## onyx
// AudDSP
module AudDSP (
    input i_rst_n,
    input i_clk,
    input i_start,  
    input i_pause,  
    input [2:0] i_speed,
    input i_is_slow,
    input i_slow_mode,
    input i_daclrck,                
    input signed [15:0] i_sram_data,
    input [19:0] i_sram_stop_addr,  
    output signed [15:0] o_dac_data,
    output o_en,                    
    output o_is_pause,
    output [19:0] o_sram_addr
);
export LEC_CHECK = 0
export CAP_MARGIN = 20
export CORE_ASPECT_RATIO = 0.5
export CORE_MARGIN = 2
export CORE_UTILIZATION = 23
export HOLD_SLACK_MARGIN = 0.3
export SLEW_MARGIN = 5
create_clock -name core_clock -period 100.0 [get_ports {i_clk}]
run.sh (not shown) runs the stock make flow with config.mk's settings and CLKGATE_MAP_FILE=.
The flow did not stop early for onyx: all stages ran, and the layout cleared the timing, DRC and antenna checks.
## Diff of input files: zinc against onyx
- SLEW_MARGIN: 5 -> 20
- CORE_ASPECT_RATIO: 0.5 -> unset
- CORE_UTILIZATION: 23 -> 45
- HOLD_SLACK_MARGIN: 0.3 -> unset
- the clock period (ns, I/O delays scaled along): 100.0 -> 48.7
Findings:
- Number of buffers and inverters on the critical path: higher on zinc
- zinc packs its core more tightly than onyx.
- zinc had finished all stages when the layout checks came back failing, citing setup timing.
- onyx → zinc: sequential share of layout area shrank by 2.4 points; via count rose by 10500; required time of the critical path fell 51.29 ns; routability congestion estimate now sits higher; maximum frequency went up by 37%.
#### Input delta (nickel over zinc)
- PLACE_DENSITY_LB_ADDON: unset -> 0.2
- CTS_CLUSTER_DIAMETER: unset -> 254
- CORE_UTILIZATION: 45 -> 72
- CORE_ASPECT_RATIO: unset -> 0.56
- MAX_ROUTING_LAYER: unset -> met4
- ABC_AREA: unset -> 1
- CTS_CLUSTER_SIZE: unset -> 40
As the logs show, nickel stopped at global routing after a tool error, so it never reached the end of the flow. nickel vs. zinc: HPWL after detailed placement did not really move; fraction of the yosys area taken by sequential cells went down. From zinc to nickel the numbers moved as follows: post-placement setup slack saw an increase, post-cts repair resize count saw a decrease, core utilization before placement saw an increase.
The inputs of xenon differ from those of nickel as listed below.
- clearing CTS_CLUSTER_SIZE, which used to be 40
- clearing MAX_ROUTING_LAYER, which used to be met4
- clearing PLACE_DENSITY_LB_ADDON, which used to be 0.2
- clearing CTS_CLUSTER_DIAMETER, which used to be 254
- clearing CORE_ASPECT_RATIO, which used to be 0.56
- swapping 72 for 40 in CORE_UTILIZATION
- clearing ABC_AREA, which used to be 1
- swapping 48.7 for 87.7 in the clock period (ns, I/O delays scaled along)
==> comparison <==
Looking at the reports, xenon completed the entire flow and the layout it produced met the timing, DRC and antenna checks. Going from nickel to xenon, cell area after synthesis shrinks by about 16%. Comparing xenon and nickel, minimum setup slack after placement is higher on xenon. nickel → xenon: last weighted congestion value of the routability-driven placer decreased about 20%; yosys stat cell total decreased 34%.

========
Starting RTL as in the previous note.
==> flow/design.v (excerpt) <==
module AudDSP (
    input i_rst_n,
    input i_clk,
    input i_start,  
    input i_pause,  
    input [2:0] i_speed,
    input i_is_slow,
    input i_slow_mode,
    input i_daclrck,                
    input signed [15:0] i_sram_data,
    input [19:0] i_sram_stop_addr,  
    output signed [15:0] o_dac_data,
    output o_en,                    
    output o_is_pause,
    output [19:0] o_sram_addr
);
    localparam S_IDLE = 0;
    localparam S_PAUSE = 1;
    localparam S_PLAY = 2;
    localparam S_EMPTY = 3;
    reg [2:0] state_r, state_w;
    reg is_pause_r, is_pause_w;
    reg is_slow_r, is_slow_w;
    reg slow_mode_r, slow_mode_w;
    reg [2:0] speed_r, speed_w;
    reg [3:0] slow_counter_r, slow_counter_w;
    reg [1:0] get_data_counter_r, get_data_counter_w;
    reg [19:0] addr_r, addr_w;
    reg signed [15:0] sram_data_r, sram_data_w, sram_data_next_r, sram_data_next_w;
  ...
clock: 150.0 ns
lec_check: 0
cap_margin: 15
cell_pad_in_sites_detail_placement: 2
cell_pad_in_sites_global_placement: 0
core_margin: 2
core_utilization: 42
cts_cluster_diameter: 62
cts_cluster_size: 53
gpl_routability_driven: 0
gpl_timing_driven: 0
max_routing_layer: met5
place_density_lb_addon: 0.13
setup_slack_margin: 0.15
slew_margin: 20
The first run died in global routing with ODB-0269.
Change:
- ABC_AREA: unset -> 1
- CELL_PAD_IN_SITES_GLOBAL_PLACEMENT: 0 -> 2
- CTS_CLUSTER_DIAMETER: 62 -> 314
Effect: This time the run stopped in detailed placement (DPL-0033). Die area went up by 19%. Synthesized area increases by about 20%. Synthesized cell count rose by 52%.
Change:
- ABC_AREA: 1 -> unset
- CELL_PAD_IN_SITES_GLOBAL_PLACEMENT: 2 -> 1
- CORE_UTILIZATION: 42 -> 38
- CTS_CLUSTER_DIAMETER: 314 -> 62
- CTS_CLUSTER_SIZE: 53 -> 79
Outcome: With this change the flow completed without violations; synthesized area decreases by 16%; die size falls by 7.5%; synthesized cell count came out lower by 34%.
Change:
- CELL_PAD_IN_SITES_DETAIL_PLACEMENT: 2 -> unset
- CTS_CLUSTER_DIAMETER: 62 -> 350
- CTS_CLUSTER_SIZE: 79 -> 81
- MAX_ROUTING_LAYER: met5 -> met4
- PLACE_DENSITY: unset -> 0.54
- PLACE_DENSITY_LB_ADDON: 0.13 -> unset
- clock period: 150.0 -> 129.0 ns (I/O delays scaled with it)
After rerunning: The new run passed the timing, DRC and antenna checks. Critical path depth does not change. Sequential cell count does not change. Core utilization is about the same. Final cell count hardly moves. Cell area is about the same. Non-clock buffer count fell by 2. Setup slack is worse by 17000 ps. Synthesized area does not change. Hold slack is worse by 27 ps.
Change:
- CAP_MARGIN: 15 -> 0
- CELL_PAD_IN_SITES_GLOBAL_PLACEMENT: 1 -> unset
- CORE_ASPECT_RATIO: unset -> 1.85
- CORE_MARGIN: 2 -> 10
- CORE_UTILIZATION: 38 -> 69
- CTS_CLUSTER_DIAMETER: 350 -> 351
- CTS_CLUSTER_SIZE: 81 -> 31
- GPL_ROUTABILITY_DRIVEN: 0 -> unset
- GPL_TIMING_DRIVEN: 0 -> 1
- MAX_ROUTING_LAYER: met4 -> unset
- PLACE_DENSITY: 0.54 -> 0.45
- SETUP_SLACK_MARGIN: 0.15 -> -0.16
The new run completed without violations.
Maximum frequency increases by 7.5%.
Final area decreases by 3.1%.
Global-route usage increases by 16 points.
Die size decreases by 35%.

========
The RTL this note starts from:
==> flow/design.v <==
module AudDSP (
    input i_rst_n,
    input i_clk,
    input i_start,  
    input i_pause,  
    input [2:0] i_speed,
    input i_is_slow,
    input i_slow_mode,
    input i_daclrck,                
    input signed [15:0] i_sram_data,
    input [19:0] i_sram_stop_addr,  
    output signed [15:0] o_dac_data,
    output o_en,                    
    output o_is_pause,
    output [19:0] o_sram_addr
);
    localparam S_IDLE = 0;
    localparam S_PAUSE = 1;
    localparam S_PLAY = 2;
    localparam S_EMPTY = 3;
    reg [2:0] state_r, state_w;
    reg is_pause_r, is_pause_w;
    reg is_slow_r, is_slow_w;
    reg slow_mode_r, slow_mode_w;
    reg [2:0] speed_r, speed_w;
    reg [3:0] slow_counter_r, slow_counter_w;
    reg [1:0] get_data_counter_r, get_data_counter_w;
    reg [19:0] addr_r, addr_w;
    reg signed [15:0] sram_data_r, sram_data_w, sram_data_next_r, sram_data_next_w;
    reg [15:0] o_data_r, o_data_w;
    assign o_en = !i_daclrck;
    assign o_dac_data = o_data_r;
    assign o_sram_addr = addr_r;
    assign o_is_pause = is_pause_r;
    always @(*) begin
        state_w = state_r;
        case(state_r)
            S_IDLE: begin
                if(i_start)         state_w = S_PAUSE;
                else                state_w = S_IDLE;
            end
            S_PAUSE: begin
                if(!is_pause_r)     state_w = S_PLAY;
                else                state_w = S_PAUSE;
            end
            S_PLAY: begin
                if(is_pause_r)      state_w = S_PAUSE;
                else begin
                    if(!i_daclrck)  state_w = S_EMPTY;
                    else            state_w = S_PLAY;
                end
            end
            S_EMPTY: begin
                if(is_pause_r)      state_w = S_PAUSE;
                else begin
                    if(!i_daclrck)  state_w = S_EMPTY;
                    else            state_w = S_PLAY;
                end
            end
        endcase
    end
    always @(*) begin
        slow_counter_w = slow_counter_r;
        case(state_r)
            S_IDLE:     slow_counter_w = 0;
            S_PAUSE:    slow_counter_w = 0;
            S_PLAY: begin
                if(is_slow_r && !is_pause_r && i_daclrck) begin
                    if(slow_counter_r == speed_r)   slow_counter_w = 0;
                    else                            slow_counter_w = slow_counter_r + 1;
                end
            end
        endcase
    end
    always @(*) begin
        get_data_counter_w = get_data_counter_r;
        case(state_r)
            S_IDLE:     get_data_counter_w = 0;
            S_PAUSE:    get_data_counter_w = 0;
            S_PLAY: begin
                if(get_data_counter_r < 3)  get_data_counter_w = get_data_counter_r + 1;
            end
            S_EMPTY:    get_data_counter_w = 0;
        endcase
    end
    always @(*) begin
        is_pause_w = is_pause_r;
        case(state_r)
            S_IDLE:                 is_pause_w = 1;
            S_PAUSE: if(i_pause)    is_pause_w = 0;
            S_PLAY:  if(i_pause)    is_pause_w = 1;
            S_EMPTY: if(i_pause)    is_pause_w = 1;
        endcase
    end
    always @(*) begin
        is_slow_w = is_slow_r;
        slow_mode_w = slow_mode_r;
        speed_w = speed_r;
        case(state_r)
            S_IDLE: begin
                is_slow_w = 0;
                slow_mode_w = 0;
                speed_w = 0;
            end
            S_PAUSE: begin
                is_slow_w = i_is_slow;
                slow_mode_w = i_slow_mode;
                speed_w = i_speed;
            end
            S_PLAY: begin
                is_slow_w = is_slow_r;
                slow_mode_w = slow_mode_r;
                speed_w = speed_r;
            end
            S_EMPTY: begin
                is_slow_w = i_is_slow;
                slow_mode_w = i_slow_mode;
                speed_w = i_speed;
            end
        endcase
    end
    reg [20:0] temp_addr;      
    always @(*) begin
        addr_w = addr_r;
        temp_addr = addr_r;
        case(state_r)
            S_IDLE:     temp_addr = 0;
            S_PLAY: begin
                if(get_data_counter_r == 0) begin
                    if(is_slow_r) begin
                        if(slow_counter_r == 0)     temp_addr = addr_r + 1;
                    end
                    else                            temp_addr = addr_r + speed_r + 1;
                end
            end
        endcase
        if(temp_addr > i_sram_stop_addr)    addr_w = 0;
        else                                addr_w = temp_addr;
    end
    always @(*) begin
        sram_data_w = sram_data_r;
        sram_data_next_w = sram_data_next_r;
        case(state_r)
            S_IDLE: begin
                sram_data_w = 0;
                sram_data_next_w = 0;
            end
            S_PAUSE: begin
                sram_data_next_w = i_sram_data;
            end
            S_PLAY: begin
                if(get_data_counter_r == 2) begin
                    if(is_slow_r)begin           
                        if(slow_counter_r == 0) begin
                            sram_data_w = sram_data_next_r;
                            sram_data_next_w = i_sram_data;
                        end
                    end
                    else begin                   
                        sram_data_w = sram_data_next_r;
                        sram_data_next_w = i_sram_data;
                    end
                end
            end
        endcase
    end
    reg signed [16:0] diff;
    reg signed [20:0] diff_counter_prod;
    reg signed [20:0] diff_counter_prod_div_speed;
    always @(*) begin
        o_data_w = o_data_r;
        diff = 0;
        diff_counter_prod = 0;
        diff_counter_prod_div_speed = 0;
        case(state_r)
            S_IDLE: o_data_w = 0;
            S_PLAY: begin
                if(get_data_counter_r == 3) begin
                    if(is_slow_r) begin
                        if(slow_mode_r) begin
                            diff = $signed(sram_data_next_r) - $signed(sram_data_r);
                            diff_counter_prod = $signed(diff) * $signed({1'b0, slow_counter_r});
                            diff_counter_prod_div_speed = $signed($signed(diff_counter_prod) / $signed({1'b0, speed_r + 1}));
                            o_data_w = $signed($signed(sram_data_r) + $signed(diff_counter_prod_div_speed));
                        end
                        else o_data_w = sram_data_r;
                    end
                    else o_data_w = sram_data_r;
                end
            end
        endcase
    end
    always_ff @(posedge i_clk or negedge i_rst_n) begin
        if(!i_rst_n) begin
            state_r <= S_IDLE;
            is_pause_r <= 1;
            addr_r <= 0;
            speed_r <= 0;
            o_data_r <= 0;
            is_slow_r <= 0;
            slow_mode_r <= 0;
            sram_data_r <= 0;
            slow_counter_r <= 0;
            sram_data_next_r <= 0;
            get_data_counter_r <= 0;
        end
        else begin
            state_r <= state_w;
            is_pause_r <= is_pause_w;
            addr_r <= addr_w;
            speed_r <= i_speed;
            o_data_r <= o_data_w;
            is_slow_r <= i_is_slow;
            slow_mode_r <= i_slow_mode;
            sram_data_r <= sram_data_w;
            slow_counter_r <= slow_counter_w;
            sram_data_next_r <= sram_data_next_w;
            get_data_counter_r <= get_data_counter_w;
        end
    end
endmodule
clock: 129.0 ns
lec_check: 0
cap_margin: 0
cell_pad_in_sites_global_placement: 1
core_margin: 2
core_utilization: 38
cts_cluster_diameter: 351
cts_cluster_size: 18
gpl_routability_driven: 0
gpl_timing_driven: 0
setup_slack_margin: 0.15
slew_margin: 20
Then changed:
CELL_PAD_IN_SITES_GLOBAL_PLACEMENT = not set   (was 1)
CORE_ASPECT_RATIO = 0.5   (was not set)
CORE_UTILIZATION = 46   (was 38)
CTS_CLUSTER_DIAMETER = not set   (was 351)
CTS_CLUSTER_SIZE = not set   (was 18)
GPL_ROUTABILITY_DRIVEN = not set   (was 0)
GPL_TIMING_DRIVEN = not set   (was 0)
SETUP_SLACK_MARGIN = not set   (was 0.15)
clock period = 100.0 ns   (was 129.0 ns; I/O delays follow)
After rerunning:
- The new run ran to the end with no violations
- die area went down by 17%
- synthesized area does not change
- final area went down by 2.1%
- via count went up by 1.7%
- core utilization went up by 8.2 points
- wire length went down by 3.0%
- clock skew went down by 0.0036 ns
- flip-flop count stays the same
- worst hold slack improves by 0.0047 ns
- global-route usage went up by 4.0 points
Then changed:
CAP_MARGIN = 30   (was 0)
CORE_ASPECT_RATIO = not set   (was 0.5)
CORE_UTILIZATION = 68   (was 46)
CTS_CLUSTER_DIAMETER = 43   (was not set)
PLACE_DENSITY = 0.59   (was not set)
What happened: The changed run went through all stages and came out clean. Via count climbs by a little under a tenth. Cell count falls by a few percent. First-iteration DRC count came out higher by well over a third.
Then changed:
CAP_MARGIN = 20   (was 30)
CELL_PAD_IN_SITES_DETAIL_PLACEMENT = 2   (was not set)
CELL_PAD_IN_SITES_GLOBAL_PLACEMENT = 2   (was not set)
CORE_UTILIZATION = 40   (was 68)
CTS_CLUSTER_DIAMETER = 379   (was 43)
GPL_ROUTABILITY_DRIVEN = 0   (was not set)
PLACE_DENSITY = not set   (was 0.59)
SLEW_MARGIN = 35   (was 20)
TNS_END_PERCENT = 45   (was not set)
Effect:
- The changed run finished clean
- worst setup slack got worse by 2.2 ns
- cell count is higher by 8.9%
Then changed:
CELL_PAD_IN_SITES_DETAIL_PLACEMENT = not set   (was 2)
CELL_PAD_IN_SITES_GLOBAL_PLACEMENT = not set   (was 2)
CTS_CLUSTER_DIAMETER = not set   (was 379)
SLEW_MARGIN = 25   (was 35)
TNS_END_PERCENT = not set   (was 45)
What happened: The changed run produced a clean layout; register-to-register slack improved by 3.3 ns; synthesized cell count is unchanged; via count falls by about 5%; worst setup slack improved by 3.3 ns.
Then changed:
GPL_ROUTABILITY_DRIVEN = not set   (was 0)
SLEW_MARGIN = 20   (was 25)
What happened:
- synthesized area stays the same
- count of clock-buffer cells in the layout stays the same
- sequential share of layout area hardly moves
- cell count stays flat

========
Starts from the design.v that is shown in full above.
Settings: LEC_CHECK=0, CAP_MARGIN=20, CELL_PAD_IN_SITES_DETAIL_PLACEMENT=2, CORE_MARGIN=2, CORE_UTILIZATION=40, GPL_ROUTABILITY_DRIVEN=0, SLEW_MARGIN=35; clock period 100.0 ns.
The first run aborted during global routing (5_1_grt).
Edit:
CELL_PAD_IN_SITES_DETAIL_PLACEMENT = unset   (was 2)
CORE_ASPECT_RATIO = 0.5   (was unset)
CORE_UTILIZATION = 23   (was 40)
CTS_CLUSTER_DIAMETER = 99   (was unset)
GPL_ROUTABILITY_DRIVEN = unset   (was 0)
PLACE_DENSITY = 0.89   (was unset)
SLEW_MARGIN = 5   (was 35)
TNS_END_PERCENT = 15   (was unset)
After rerunning: With this change the flow completed with no timing, DRC or antenna violations. Synthesized cell count stays the same. Synthesized area stays the same. Die area goes up by 73%.
Edit:
CELL_PAD_IN_SITES_GLOBAL_PLACEMENT = 1   (was unset)
CTS_CLUSTER_SIZE = 15   (was unset)
HOLD_SLACK_MARGIN = 0.25   (was unset)
Outcome:
- The new run went through all stages and came out clean
- worst hold slack stays flat
- cell area barely changes
- setup slack improves by 1.3 ns
- routed wire length goes up by 0.55%
- synthesized cell count does not change
- via count came out lower by about 3.6%
- non-clock buffer count is unchanged
- die area does not change
- area after synthesis stays the same
Edit:
CELL_PAD_IN_SITES_GLOBAL_PLACEMENT = unset   (was 1)
CORE_UTILIZATION = 40   (was 23)
CTS_CLUSTER_DIAMETER = 268   (was 99)
CTS_CLUSTER_SIZE = 98   (was 15)
GPL_TIMING_DRIVEN = 0   (was unset)
HOLD_SLACK_MARGIN = unset   (was 0.25)
PLACE_DENSITY = unset   (was 0.89)
PLACE_DENSITY_LB_ADDON = 0.08   (was unset)
SLEW_MARGIN = 20   (was 5)
TNS_END_PERCENT = 25   (was 15)
The new run produced a clean layout.
Register-to-register slack degrades by 7.5 ns.
Fmax is lower by 8.2%.
Synthesized cell count is unchanged.
Worst setup slack got worse by 7.5 ns.
Wire length goes up by 11%.
Edit:
CAP_MARGIN = 30   (was 20)
CELL_PAD_IN_SITES_GLOBAL_PLACEMENT = 3   (was unset)
CORE_ASPECT_RATIO = unset   (was 0.5)
CORE_UTILIZATION = 68   (was 40)
CTS_CLUSTER_DIAMETER = 43   (was 268)
CTS_CLUSTER_SIZE = unset   (was 98)
GPL_ROUTABILITY_DRIVEN = 1   (was unset)
GPL_TIMING_DRIVEN = unset   (was 0)
MAX_ROUTING_LAYER = met4   (was unset)
PLACE_DENSITY = 0.54   (was unset)
PLACE_DENSITY_LB_ADDON = unset   (was 0.08)
SLEW_MARGIN = 0   (was 20)
TNS_END_PERCENT = unset   (was 25)
The new run died in global placement without I/O (3_1_place_gp_skip_io) with GPL-0301.
Synthesized cell count is unchanged.
Die size came out lower by well over a third.
Area after synthesis stays the same.
